==> flow/design.v (excerpt) <==
module fft_16 #(
    parameter WD = 12,
    parameter WNRD = 9
)(
    input                  clk,
    input                  rst_n,
    input                  en,
    input  signed [WD-1:0] sin_re,
    input  signed [WD-1:0] sin_im,
    output signed [WD-1:0] sout_re,
    output signed [WD-1:0] sout_im
);
clock: 4.87 ns
lec_check: 0
cap_margin: 20
cell_pad_in_sites_detail_placement: 0
cell_pad_in_sites_global_placement: 0
core_margin: 2
core_utilization: 66
min_routing_layer: met1
place_density_lb_addon: 0.09
slew_margin: 15
run.sh (not shown) runs the stock make flow with config.mk's settings and CLKGATE_MAP_FILE=.
The starting point completed, yet does not pass: negative setup slack.
Rerun with:
Settings changed: ABC_AREA set to 1, CELL_PAD_IN_SITES_DETAIL_PLACEMENT 0 to not set, CELL_PAD_IN_SITES_GLOBAL_PLACEMENT 0 to not set, CORE_UTILIZATION 66 to 72, CTS_CLUSTER_DIAMETER set to 209, MIN_ROUTING_LAYER met1 to not set, PLACE_DENSITY_LB_ADDON 0.09 to 0.01, SETUP_SLACK_MARGIN set to -0.26, SLEW_MARGIN 15 to 20.
Clock period 4.87 ns to 9.7 ns, I/O delays scaled along.
Effect: This time the run finished with timing, DRC and antenna clean. Setup slack improved by 4.9 ns. Worst hold slack got worse by 0.038 ns. Via count went down by 2.0%. Register-to-register slack improved by 4.8 ns.
Rerun with:
Settings changed: ABC_AREA 1 to not set, CORE_UTILIZATION 72 to 40, CTS_CLUSTER_DIAMETER 209 to not set, PLACE_DENSITY_LB_ADDON 0.01 to not set, SETUP_SLACK_MARGIN -0.26 to not set.
Clock period 9.7 ns to 11.0 ns, I/O delays scaled along.
Result: Non-clock buffer count went up by 6. Critical path depth goes up by 1.

* * *

fft_16 again, from the RTL that the note above started with.
Settings: LEC_CHECK=0, ABC_AREA=1, CAP_MARGIN=20, CELL_PAD_IN_SITES_DETAIL_PLACEMENT=0, CELL_PAD_IN_SITES_GLOBAL_PLACEMENT=0, CORE_MARGIN=2, CORE_UTILIZATION=72, CTS_CLUSTER_DIAMETER=206, MAX_ROUTING_LAYER=met4, MIN_ROUTING_LAYER=met1, PLACE_DENSITY_LB_ADDON=0.01, SETUP_SLACK_MARGIN=1.33, SLEW_MARGIN=15; clock period 9.3 ns.
==> next run, changes <==
Settings changed: ABC_AREA 1 to not set, CELL_PAD_IN_SITES_DETAIL_PLACEMENT 0 to not set, CELL_PAD_IN_SITES_GLOBAL_PLACEMENT 0 to not set, CTS_CLUSTER_DIAMETER 206 to not set, MAX_ROUTING_LAYER met4 to not set, MIN_ROUTING_LAYER met1 to not set, PLACE_DENSITY_LB_ADDON 0.01 to not set, SETUP_SLACK_MARGIN 1.33 to -0.26, SLEW_MARGIN 15 to 20.
Clock period 9.3 ns to 9.7 ns, I/O delays scaled along.
With this change the flow finished but failed the layout checks on setup timing.
Utilization falls by 1.9 points.
Hold slack improved by 0.032 ns.
Design area falls by 3.9%.
Global-route usage falls by 2.0 points.
==> next run, changes <==
Settings changed: ABC_AREA set to 1, PLACE_DENSITY_LB_ADDON set to 0.01, SETUP_SLACK_MARGIN -0.26 to not set.
Clock period 9.7 ns to 9.66 ns, I/O delays scaled along.
Outcome: With this change the flow completed without violations; core utilization goes down by 0.78 points; worst setup slack is better by 0.89 ns; hold slack got worse by 0.034 ns; wire length hardly moves; via count rises by 5.3%; die area goes up by about 1.5%; global-route usage goes down by 0.88 points; register-to-register slack improved by 0.46 ns; sequential share of layout area fell by 0.13 points; cell area rose by about 0.8%.
==> next run, changes <==
Settings changed: CAP_MARGIN 20 to 5, CORE_UTILIZATION 72 to 71, CTS_CLUSTER_DIAMETER set to 306, PLACE_DENSITY_LB_ADDON 0.01 to not set, SETUP_SLACK_MARGIN set to -0.47.
Clock period 9.66 ns to 8.49 ns, I/O delays scaled along.
What happened: Now the flow produced a layout that fails on setup timing; flip-flop count does not change; non-clock buffer count went up by 329; clock-buffer cell count went down by 3; hold slack improves by 0.012 ns; register-to-register slack degrades by 0.93 ns; synthesized cell count does not change; area after synthesis is unchanged; design area went up by 6.6%; worst setup slack degrades by 1.5 ns.
==> next run, changes <==
Settings changed: ABC_AREA 1 to not set, CAP_MARGIN 5 to 20, CORE_UTILIZATION 71 to 67, CTS_CLUSTER_DIAMETER 306 to not set, CTS_CLUSTER_SIZE set to 99, PLACE_DENSITY set to 0.37, SETUP_SLACK_MARGIN -0.47 to not set.
Clock period 8.49 ns to 11.0 ns, I/O delays scaled along.
Effect: Now the flow completed without violations; global-route usage goes down by 5.9 points; sequential share of layout area goes up by 1.3 points; worst setup slack gains 1.6 ns; die area goes up by 4.4%; clock skew goes up by 0.022 ns; first-iteration DRC count goes down by 45%; cell area goes down by 8.5%; worst hold slack gains 0.019 ns; non-clock buffer count goes down by 374.
==> next run, changes <==
Settings changed: ABC_AREA set to 1, CAP_MARGIN 20 to 5, CORE_UTILIZATION 67 to 71, CTS_CLUSTER_DIAMETER set to 236, CTS_CLUSTER_SIZE 99 to not set, PLACE_DENSITY 0.37 to not set, SETUP_SLACK_MARGIN set to -0.47.
Clock period 11.0 ns to 8.49 ns, I/O delays scaled along.
What happened: The changed run finished but failed the layout checks on setup timing. Routed wire length increases by 27%. Non-clock buffer count is higher by 374. Cell area rises by 9.3%.

* * *

fft_16 again, from the RTL that the note above started with.
export LEC_CHECK = 0
export ABC_AREA = 1
export CAP_MARGIN = 20
export CELL_PAD_IN_SITES_DETAIL_PLACEMENT = 0
export CELL_PAD_IN_SITES_GLOBAL_PLACEMENT = 0
export CORE_MARGIN = 2
export CORE_UTILIZATION = 70
export CTS_CLUSTER_SIZE = 74
export MIN_ROUTING_LAYER = met1
export PLACE_DENSITY_LB_ADDON = 0.09
export SETUP_SLACK_MARGIN = -0.02
export SLEW_MARGIN = 15
create_clock -name core_clock -period 9.39 [get_ports {clk}]
The first run completed without violations.
Edit:
ABC_AREA = not set   (was 1)
CORE_UTILIZATION = 66   (was 70)
CTS_CLUSTER_DIAMETER = 103   (was not set)
CTS_CLUSTER_SIZE = not set   (was 74)
SETUP_SLACK_MARGIN = 1.38   (was -0.02)
clock period = 4.87 ns   (was 9.39 ns; I/O delays follow)
The changed run finished but failed the layout checks on setup timing.
Hold slack improves by 24 ps.
Synthesized area goes down by 1.5%.
Critical path depth is unchanged.
Die area came out higher by 4.4%.
Design area came out higher by 11%.
Edit:
CELL_PAD_IN_SITES_DETAIL_PLACEMENT = not set   (was 0)
CELL_PAD_IN_SITES_GLOBAL_PLACEMENT = not set   (was 0)
CORE_UTILIZATION = 71   (was 66)
CTS_CLUSTER_DIAMETER = not set   (was 103)
MIN_ROUTING_LAYER = not set   (was met1)
PLACE_DENSITY_LB_ADDON = not set   (was 0.09)
SETUP_SLACK_MARGIN = -0.47   (was 1.38)
SLEW_MARGIN = 20   (was 15)
clock period = 8.49 ns   (was 4.87 ns; I/O delays follow)
Result:
- The changed run completed, yet does not pass: setup timing
- critical path depth falls by 5
- area after synthesis is unchanged
- worst setup slack gets better by 2700 ps
- die size came out lower by 6.9%

* * *

== wip/umber ==
Starting RTL as in the previous note.
clock: 4.72 ns
lec_check: 0
cap_margin: 20
cell_pad_in_sites_detail_placement: 0
cell_pad_in_sites_global_placement: 0
core_margin: 2
core_utilization: 70
cts_cluster_size: 33
min_routing_layer: met1
place_density_lb_addon: 0.09
slew_margin: 15
Although wip/umber finished all stages, its layout failed final checks on setup timing.
Inputs modified between wip/umber and wip/harbor:
Settings: CTS_CLUSTER_SIZE: 33 -> unset; GPL_ROUTABILITY_DRIVEN: unset -> 0; ABC_AREA: unset -> 1; SETUP_SLACK_MARGIN: unset -> -0.02; CELL_PAD_IN_SITES_GLOBAL_PLACEMENT: 0 -> 1; MIN_ROUTING_LAYER: met1 -> met2; CORE_UTILIZATION: 70 -> 46; CORE_MARGIN: 2 -> 5; HOLD_SLACK_MARGIN: unset -> 0.12; the clock period (ns, I/O delays scaled along): 4.72 -> 9.92.
Notes after the runs:
Summary of wip/umber and wip/harbor: one run falls short of a clean finish, namely wip/umber.
Between wip/harbor and wip/umber, count of clock-buffer cells in the layout is lower for wip/umber, wip/harbor comes in above that.
Worst-case setup slack after placement in wip/harbor is 5.25 ns above wip/umber.
The inputs of wip/zinc differ from those of wip/harbor as listed below.
Settings: clearing CELL_PAD_IN_SITES_DETAIL_PLACEMENT, which used to be 0; clearing CELL_PAD_IN_SITES_GLOBAL_PLACEMENT, which used to be 1; clearing GPL_ROUTABILITY_DRIVEN, which used to be 0; swapping 15 for 20 in SLEW_MARGIN; clearing ABC_AREA, which used to be 1; swapping 46 for 72 in CORE_UTILIZATION; swapping 5 for 2 in CORE_MARGIN; clearing HOLD_SLACK_MARGIN, which used to be 0.12; clearing PLACE_DENSITY_LB_ADDON, which used to be 0.09; clearing SETUP_SLACK_MARGIN, which used to be -0.02; clearing MIN_ROUTING_LAYER, which used to be met2; swapping 9.92 for 8.67 in the clock period (ns, I/O delays scaled along).
[summary]
- Every stage of wip/zinc finished as expected; the final checks, on the other hand, flagged setup timing, which means the layout fails.
- When the final numbers for wip/harbor and wip/zinc were put side by side, the total global-route track usage turned out to be smaller in wip/harbor.
- Against wip/harbor as the reference, wip/zinc delivers a lower inverter count.
- The lower met3 track demand over resource of wip/harbor and wip/zinc is in wip/zinc.
- Against wip/harbor, wip/zinc comes in 3 higher on sum of buffers and inverters on the critical path.
### wip/zinc -> wip/amber
Settings: changing CORE_UTILIZATION from 72 to 40; changing the clock period (ns, I/O delays scaled along) from 8.67 to 10.7.
==> comparison <==
- Measured against each other, wip/amber and wip/zinc differ in count of fill cells added during filler insertion, the lower figure coming from wip/zinc.
- wip/amber went all the way through synthesis, placement and routing and the layout is clean on timing, DRC and antenna.
- Total global-route track usage in wip/amber vs wip/zinc: down 21 points
- Min post-layout worst setup margin across wip/amber and wip/zinc: wip/zinc
- Total negative setup slack was higher in wip/amber than in wip/zinc.
- Between wip/zinc and wip/amber, via count decreased.
- A end point of the critical path of stage1_out_re[6] is what wip/amber shows, while stage1_out_im[0] belongs to wip/zinc.
#### Input delta (wip/onyx over wip/amber)
Settings: SETUP_SLACK_MARGIN newly set to -0.47; CAP_MARGIN changed from 20 to 0; CORE_UTILIZATION changed from 40 to 71; CTS_CLUSTER_DIAMETER newly set to 236; ABC_AREA newly set to 1; the clock period (ns, I/O delays scaled along) changed from 10.7 to 8.49.
==> comparison <==
- wip/onyx: complete, dirty (setup timing)
- Number of distinct library cells after synthesis in wip/onyx vs wip/amber: down 41
- Aggregate routed wire length, wip/amber and wip/onyx: lower on wip/amber
- Number of well-tap cells placed, wip/amber and wip/onyx: higher on wip/amber
- Number of ordinary and repair buffers in the finished layout ended up 62% higher on wip/onyx than on wip/amber.
- NOTE: depth of the worst register-to-register path in wip/onyx falls short of that of wip/amber
- wip/onyx: combinational cell area excluding buffers and inverters is 0.33% lower than what wip/amber reported.
- Initial antenna violation count for wip/onyx: 5 up relative to wip/amber
- Re non-filler instance count after layout: wip/onyx is 576 up on wip/amber.
- Changes observed in wip/onyx relative to wip/amber: adder-cell area share of the yosys netlist now sits lower, area after synthesis increased about 1.5%, width of the die now smaller.
Input changes introduced in wip/nickel (baseline for comparison: wip/onyx):
Settings: SETUP_SLACK_MARGIN changed from -0.47 to 2.43; CAP_MARGIN changed from 0 to 20; PLACE_DENSITY_LB_ADDON newly set to 0.01; MAX_ROUTING_LAYER newly set to met4; CTS_CLUSTER_DIAMETER removed (was 236); CORE_UTILIZATION changed from 71 to 72; the clock period (ns, I/O delays scaled along) changed from 8.49 to 8.37.
==> results <==
- wip/onyx and wip/nickel: no clean run
- The flow for wip/nickel finished, though final verification flagged setup timing.
- Going from wip/onyx to wip/nickel, via count of the first global-routing pass went down 415, final area held, number of buffers outside the clock class in the layout went down about 10%.
- Wire: wip/nickel routes less than wip/onyx
- Diff wip/onyx..wip/nickel | simple-gate share of the synthesized area | negligible
